Design enc_bundler_top, start of the top module:
module enc_bundler_top(
	input  wire 						clk,
	input  wire 						nrst,
	input  wire 						bundling_features,
	input  wire [617-1:0]	bits_to_bundle,
	output logic 						encoded_bit
	);
For scale: roughly 1 flip-flops, about 620 I/O pins, ~17000 µm² of cells after synthesis.
Settings: LEC_CHECK=0, CAP_MARGIN=20, CORE_ASPECT_RATIO=1.7, CORE_MARGIN=2, CORE_UTILIZATION=55, CTS_CLUSTER_DIAMETER=180, CTS_CLUSTER_SIZE=94, GPL_ROUTABILITY_DRIVEN=0, MAX_ROUTING_LAYER=met4, PLACE_DENSITY=0.6, SETUP_SLACK_MARGIN=2.89, SLEW_MARGIN=20; clock period 16.3 ns.
run.sh (not shown) runs the stock make flow with config.mk's settings and CLKGATE_MAP_FILE=.
==> next run, changes <==
Settings changed: CORE_ASPECT_RATIO 1.7 to unset, CORE_UTILIZATION 55 to 40, CTS_CLUSTER_DIAMETER 180 to unset, CTS_CLUSTER_SIZE 94 to unset, GPL_ROUTABILITY_DRIVEN 0 to unset, MAX_ROUTING_LAYER met4 to unset, SETUP_SLACK_MARGIN 2.89 to unset.
Clock period 16.3 ns to 12.5 ns, I/O delays scaled along.
Die area rises by about 36%.
Hold slack is worse by 0.031 ns.
Design area rose by 0.72%.
Wire length came out lower by 3.2%.


violet:
enc_bundler_top again, from the RTL that the note above started with.
clock: 8.27 ns
lec_check: 0
abc_area: 1
cap_margin: 40
core_aspect_ratio: 0.5
core_margin: 2
core_utilization: 61
cts_cluster_diameter: 371
cts_cluster_size: 99
place_density: 0.82
setup_slack_margin: 1.21
slew_margin: 20
tns_end_percent: 20
violet completed end to end; final checks failed (negative setup slack).
## Diff of input files: lagoon against violet
- changing PLACE_DENSITY from 0.82 to 0.6
- changing CTS_CLUSTER_DIAMETER from 371 to 352
- changing SETUP_SLACK_MARGIN from 1.21 to 0.97
- removing TNS_END_PERCENT (formerly 20)
- changing CAP_MARGIN from 40 to 20
- removing CORE_ASPECT_RATIO (formerly 0.5)
- changing CORE_UTILIZATION from 61 to 72
- changing the clock period (ns, I/O delays scaled along) from 8.27 to 3.29
[summary]
lagoon terminated abnormally: I/O pin placement (3_2_place_iop) reported PPL-0024. Synthesized-area fraction occupied by and/or/nand/nor cells: violet vs lagoon identical. violet -> lagoon: adder-cell share of the synthesized area flat. Lower standard cell core area was reported by lagoon, not violet. Diff lagoon..violet | yosys cell count | unchanged. Of violet and lagoon, the run reporting the higher number of cell rows was lagoon. NOTE die size violet->lagoon decreased by more than 10%. Looking only at initial cell density of the core, and setting everything else aside, the higher value of violet and lagoon goes to lagoon. Comparing lagoon against violet, there is no change at all in yosys synthesis chip area. Width of the die of lagoon falls short of that of violet by more than a quarter.
Here is what was changed in the inputs of maple compared with lagoon.
- a deleted PLACE_DENSITY that had been 0.6
- a deleted ABC_AREA that had been 1
- a change of CORE_UTILIZATION from 72 to 65
- a deleted CTS_CLUSTER_DIAMETER that had been 352
- a deleted SETUP_SLACK_MARGIN that had been 0.97
- a change of CTS_CLUSTER_SIZE from 99 to 48
- a change of the clock period (ns, I/O delays scaled along) from 3.29 to 10.9
--- outcome ---
I/O pin placement (3_2_place_iop): maple exited with error. Between lagoon and maple, the difference in sequential-to-total area share from yosys stat is negligible. Against lagoon, chip area in the Yosys report in maple fell slightly. Summary of maple over lagoon: die boundary height climbed 7.6 um, number of cell instances after yosys synthesis saw a decrease, adder and majority gate portion of the synthesized area increased 0.39 points.
For onyx, these inputs were changed with respect to maple:
- clearing CTS_CLUSTER_SIZE, which used to be 48
- swapping 65 for 42 in CORE_UTILIZATION
- putting PLACE_DENSITY at 0.6 where nothing was set
- swapping 10.9 for 11.8 in the clock period (ns, I/O delays scaled along)
### Flow results
onyx: full flow OK, the timing, DRC and antenna checks passed
From maple to onyx, fraction of registers with async set/reset did not move at all.
For die area, dividing the value from maple by the value from onyx gives 0.65.
onyx vs maple: die height up by more than 10%
diff inputs: onyx => sierra
- an added CTS_CLUSTER_SIZE of 72
- a deleted PLACE_DENSITY that had been 0.6
- a change of CORE_UTILIZATION from 42 to 66
- a change of the clock period (ns, I/O delays scaled along) from 11.8 to 10.1
==> comparison <==
- The flow ended early for sierra: it failed with a tool error in I/O pin placement (3_2_place_iop).
- Diff sierra..onyx | net count after synthesis | unchanged
- Comparing sierra against onyx, there is no change at all in mux share of post-synthesis cell area.
- Going from onyx to sierra, height of the die dropped 20%; summed standard-cell area reported by yosys barely changed; synthesized cell count barely changed.
- Taking onyx as the reference, in sierra core region area shows a reduction of 37%; floorplan utilization shows an increase of 25 points; standard-cell row count shows a reduction of 15; die area shows a reduction of 36%; basic-gate share of the synthesized area counting and, or, nand and nor cells shows no meaningful change.
What yarrow does differently from sierra at the input level:
- setting SETUP_SLACK_MARGIN to 0.59 for the first time
- changing CTS_CLUSTER_SIZE from 72 to 50
- setting TNS_END_PERCENT to 5 for the first time
- changing CORE_UTILIZATION from 66 to 56
- changing the clock period (ns, I/O delays scaled along) from 10.1 to 6.53
[summary]
The final reports for yarrow and sierra show vertical die dimension higher in the former.
Core area on yarrow is up relative to sierra.
NOTE area of the die sierra->yarrow increased by more than 10%
To summarise yarrow: no stage aborted, but the layout did not pass its checks, failing on negative setup slack.


Starting RTL as in the previous note.
==> flow/config.mk <==
export PLATFORM = sky130hd
export DESIGN_NAME = enc_bundler_top
export DESIGN_NICKNAME = enc_bundler_top
export VERILOG_FILES = /design/flow/design.v
export SDC_FILE = /design/flow/constraint.sdc
export NUM_CORES = 4
export LEC_CHECK = 0
export CAP_MARGIN = 20
export CORE_ASPECT_RATIO = 0.5
export CORE_MARGIN = 2
export CORE_UTILIZATION = 58
export CTS_CLUSTER_DIAMETER = 316
export CTS_CLUSTER_SIZE = 63
export GPL_ROUTABILITY_DRIVEN = 0
export PLACE_DENSITY = 0.6
export SLEW_MARGIN = 25
==> flow/constraint.sdc <==
create_clock -name core_clock -period 6.53 [get_ports {clk}]
set_input_delay 1.3060 -clock core_clock [delete_from_list [all_inputs] [get_ports {clk}]]
set_output_delay 1.3060 -clock core_clock [all_outputs]
set_load 0.01 [all_outputs]
The starting point finished with setup timing left.
Edit:
CORE_ASPECT_RATIO = not set   (was 0.5)
CORE_UTILIZATION = 40   (was 58)
CTS_CLUSTER_DIAMETER = not set   (was 316)
CTS_CLUSTER_SIZE = not set   (was 63)
GPL_ROUTABILITY_DRIVEN = not set   (was 0)
SLEW_MARGIN = 20   (was 25)
clock period = 11.8 ns   (was 6.53 ns; I/O delays follow)
Effect: With this change the flow ran to the end with no violations; via count falls by 1.8%; final cell count rose by 4.9%; cell area went up by 0.46%.


Setup of v6:
enc_bundler_top again, from the RTL that the note above started with.
make LEC_CHECK=0 ABC_AREA=1 CAP_MARGIN=20 CELL_PAD_IN_SITES_GLOBAL_PLACEMENT=0 CORE_ASPECT_RATIO=0.54 CORE_MARGIN=2 CORE_UTILIZATION=72 CTS_CLUSTER_DIAMETER=222 GPL_ROUTABILITY_DRIVEN=1 GPL_TIMING_DRIVEN=1 MAX_ROUTING_LAYER=met5 PLACE_DENSITY_LB_ADDON=0.02 SETUP_SLACK_MARGIN=1.84 SLEW_MARGIN=20 TNS_END_PERCENT=60 finish   # period 6.28 ns
v6 did not make it past detailed placement, where a tool error ended it.
What v7 does differently from v6 at the input level:
- GPL_ROUTABILITY_DRIVEN removed (was 1)
- TNS_END_PERCENT removed (was 60)
- CTS_CLUSTER_SIZE newly set to 15
- PLACE_DENSITY_LB_ADDON removed (was 0.02)
- GPL_TIMING_DRIVEN removed (was 1)
- SETUP_SLACK_MARGIN changed from 1.84 to 0.47
- MAX_ROUTING_LAYER removed (was met5)
- CTS_CLUSTER_DIAMETER changed from 222 to 313
- CORE_ASPECT_RATIO removed (was 0.54)
- CELL_PAD_IN_SITES_GLOBAL_PLACEMENT removed (was 0)
- the clock period (ns, I/O delays scaled along) changed from 6.28 to 5.2
[summary]
- Tool error PPL-0024 stopped v7 during I/O pin placement; no final results.
- Average size of a mapped cell across v6 and v7: no real change.
- Going from v6 to v7, count of flip-flops with a built-in enable after synthesis held, synthesis-stage register bit count held, die extent in x went down about 26%.
- Comparing v7 against v6, there is no change at all in synthesized instance count.
- Die span in y: v7 vs v6 up about 35%
- v7 against v6: yosys synthesis chip area shows no meaningful change, initial standard-cell utilization of the core saw a decrease.
- Looking at number of standard-cell rows in the floorplan across v6 and v7, the one that comes out lower is v6.
- Core region area | v7 above v6
- On die area, v6 and v7 are neck and neck.


== v53 ==
The RTL this note starts from:
==> flow/design.v <==
module enc_bundler(
	input wire 						bundling_features,
    input wire [617-1:0]	bits_to_bundle,
    output wire 					thresholded_bit
    );
	localparam integer ENCODING_BIT_THR = 6;
    logic [1:0] tree_add_lvl_0	[0:307];
    wire  [2:0] tree_add_lvl_1	[0:153];
    wire  [3:0] tree_add_lvl_2	[0:76];
    wire  [4:0] tree_add_lvl_3	[0:38];
    wire  [5:0] tree_add_lvl_4	[0:18];
    wire  [6:0] tree_add_lvl_5	[0:9];
    wire  [7:0] tree_add_lvl_6	[0:4];
    wire  [8:0] tree_add_lvl_7	[0:1];
    wire  [9:0] tree_add_lvl_8;
    wire  [9:0] accumulated_sum;
	always_comb begin
			for (int i = 0; i < 308; i++ ) begin
			  tree_add_lvl_0[i] = bits_to_bundle[2*i] + bits_to_bundle[(2*i)+1];
			end
	end
    for (genvar i = 0; i < 154; i++ ) begin
      assign tree_add_lvl_1[i] = tree_add_lvl_0[2*i] + tree_add_lvl_0[(2*i)+1];
    end
    for (genvar i = 0; i < 77; i++ ) begin
      assign tree_add_lvl_2[i] = tree_add_lvl_1[2*i] + tree_add_lvl_1[(2*i)+1];
    end
    for (genvar i = 0; i < 38; i++ ) begin
      assign tree_add_lvl_3[i] = tree_add_lvl_2[2*i] + tree_add_lvl_2[(2*i)+1];
    end
    assign tree_add_lvl_3[38] = tree_add_lvl_2[76] + bits_to_bundle[616];
    for (genvar i = 0; i < 19; i++ ) begin
      assign tree_add_lvl_4[i] = tree_add_lvl_3[2*i] + tree_add_lvl_3[(2*i)+1];
    end
    for (genvar i = 0; i < 9; i++ ) begin
      assign tree_add_lvl_5[i] = tree_add_lvl_4[2*i] + tree_add_lvl_4[(2*i)+1];
    end
    assign tree_add_lvl_5[9] = tree_add_lvl_4[18] + tree_add_lvl_3[38];
    for (genvar i = 0; i < 5; i++ ) begin
      assign tree_add_lvl_6[i] = tree_add_lvl_5[2*i] + tree_add_lvl_5[(2*i)+1];
    end
    for (genvar i = 0; i < 2; i++ ) begin
      assign tree_add_lvl_7[i] = tree_add_lvl_6[2*i] + tree_add_lvl_6[(2*i)+1];
    end
    assign tree_add_lvl_8 = tree_add_lvl_7[0] + tree_add_lvl_7[1];
    assign accumulated_sum = tree_add_lvl_8 + tree_add_lvl_6[4]; 
    assign thresholded_bit = (accumulated_sum > ENCODING_BIT_THR) ? 1'b1 : 1'b0;
endmodule  
module enc_bundler_top(
	input  wire 						clk,
	input  wire 						nrst,
	input  wire 						bundling_features,
	input  wire [617-1:0]	bits_to_bundle,
	output logic 						encoded_bit
	);
	wire thresholded_bit;
	enc_bundler ENC_BUNDLER(
		.bundling_features					(bundling_features),
		.bits_to_bundle						(bits_to_bundle),
		.thresholded_bit					(thresholded_bit)
	);
	always_ff @(posedge clk or negedge nrst) begin
		if (!nrst) begin
			encoded_bit <= 1'b0;
		end
		else if (bundling_features) begin
			encoded_bit <= thresholded_bit;
		end
		else begin
			encoded_bit <= encoded_bit;
		end
	end
endmodule
Settings: LEC_CHECK=0, CAP_MARGIN=20, CORE_MARGIN=2, CORE_UTILIZATION=55, CTS_CLUSTER_DIAMETER=272, CTS_CLUSTER_SIZE=90, MIN_ROUTING_LAYER=met1, PLACE_DENSITY=0.83, SETUP_SLACK_MARGIN=-1.15, SLEW_MARGIN=20; clock period 12.5 ns.
v53: no failed stages, no open violations at the end
> inputs changed (v53 -> v40)
Settings: removing PLACE_DENSITY (formerly 0.83); removing MIN_ROUTING_LAYER (formerly met1); changing CORE_UTILIZATION from 55 to 40; setting CELL_PAD_IN_SITES_GLOBAL_PLACEMENT to 2 for the first time; removing SETUP_SLACK_MARGIN (formerly -1.15); removing CTS_CLUSTER_SIZE (formerly 90); changing CTS_CLUSTER_DIAMETER from 272 to 198.
### Flow results
- Total track usage ends up higher on v53.
- v40 ends up with higher final area than v53 does.
- Diff v53 -> v40: placeable core area up about 38%; maximum frequency now larger; global-route wire length before repair moved down.
## Diff of input files: v48 against v40
Settings: an added PLACE_DENSITY_LB_ADDON of 0.04; an added MIN_ROUTING_LAYER of met2; a change of CTS_CLUSTER_DIAMETER from 198 to 395; a deleted CELL_PAD_IN_SITES_GLOBAL_PLACEMENT that had been 2; an added CTS_CLUSTER_SIZE of 90; a change of CORE_UTILIZATION from 40 to 27.
Notes after the runs:
Compared with v40, in v48 utilization of the core after routing dropped 18 points; worst setup slack dropped 160 ps.
Number of diodes added for antenna fixing for v48: 21 up relative to v40
Die size, v48 vs v40: up by more than a quarter
The flow did not stop early for v48: all stages ran, and the layout cleared the timing, DRC and antenna checks.
Between v40 and v48, proportion of cell area occupied by multi-input gates is lower for v48, v40 comes in above that.
> inputs changed (v48 -> v42)
Settings: CORE_ASPECT_RATIO newly set to 1.2; TNS_END_PERCENT newly set to 10; CORE_UTILIZATION changed from 27 to 45; MIN_ROUTING_LAYER removed (was met2); CTS_CLUSTER_DIAMETER changed from 395 to 399; SETUP_SLACK_MARGIN newly set to -1.15; MAX_ROUTING_LAYER newly set to met5; PLACE_DENSITY_LB_ADDON removed (was 0.04); CTS_CLUSTER_SIZE changed from 90 to 70; CELL_PAD_IN_SITES_GLOBAL_PLACEMENT newly set to 1; PLACE_DENSITY newly set to 0.38; GPL_ROUTABILITY_DRIVEN newly set to 1; GPL_TIMING_DRIVEN newly set to 0.
[summary]
- | wire length of the first global-routing pass | higher: v48 |
- v42 ends up with lower share of the cycle needed by the critical path after routing than v48 does.
- Between v48 and v42, growth of design area from synthesis to finish decreased.
- Compared to v48, v42 leaves less free space in the core.
- Compared v42 vs v48, and depth of the critical timing path with buffers and inverters included is down in v42.
- v48 → v42: met2 track utilization from global routing saw an increase.
- Of v42 and v48, v42 shows the lower final standard cell area without fillers, with v48 above it.
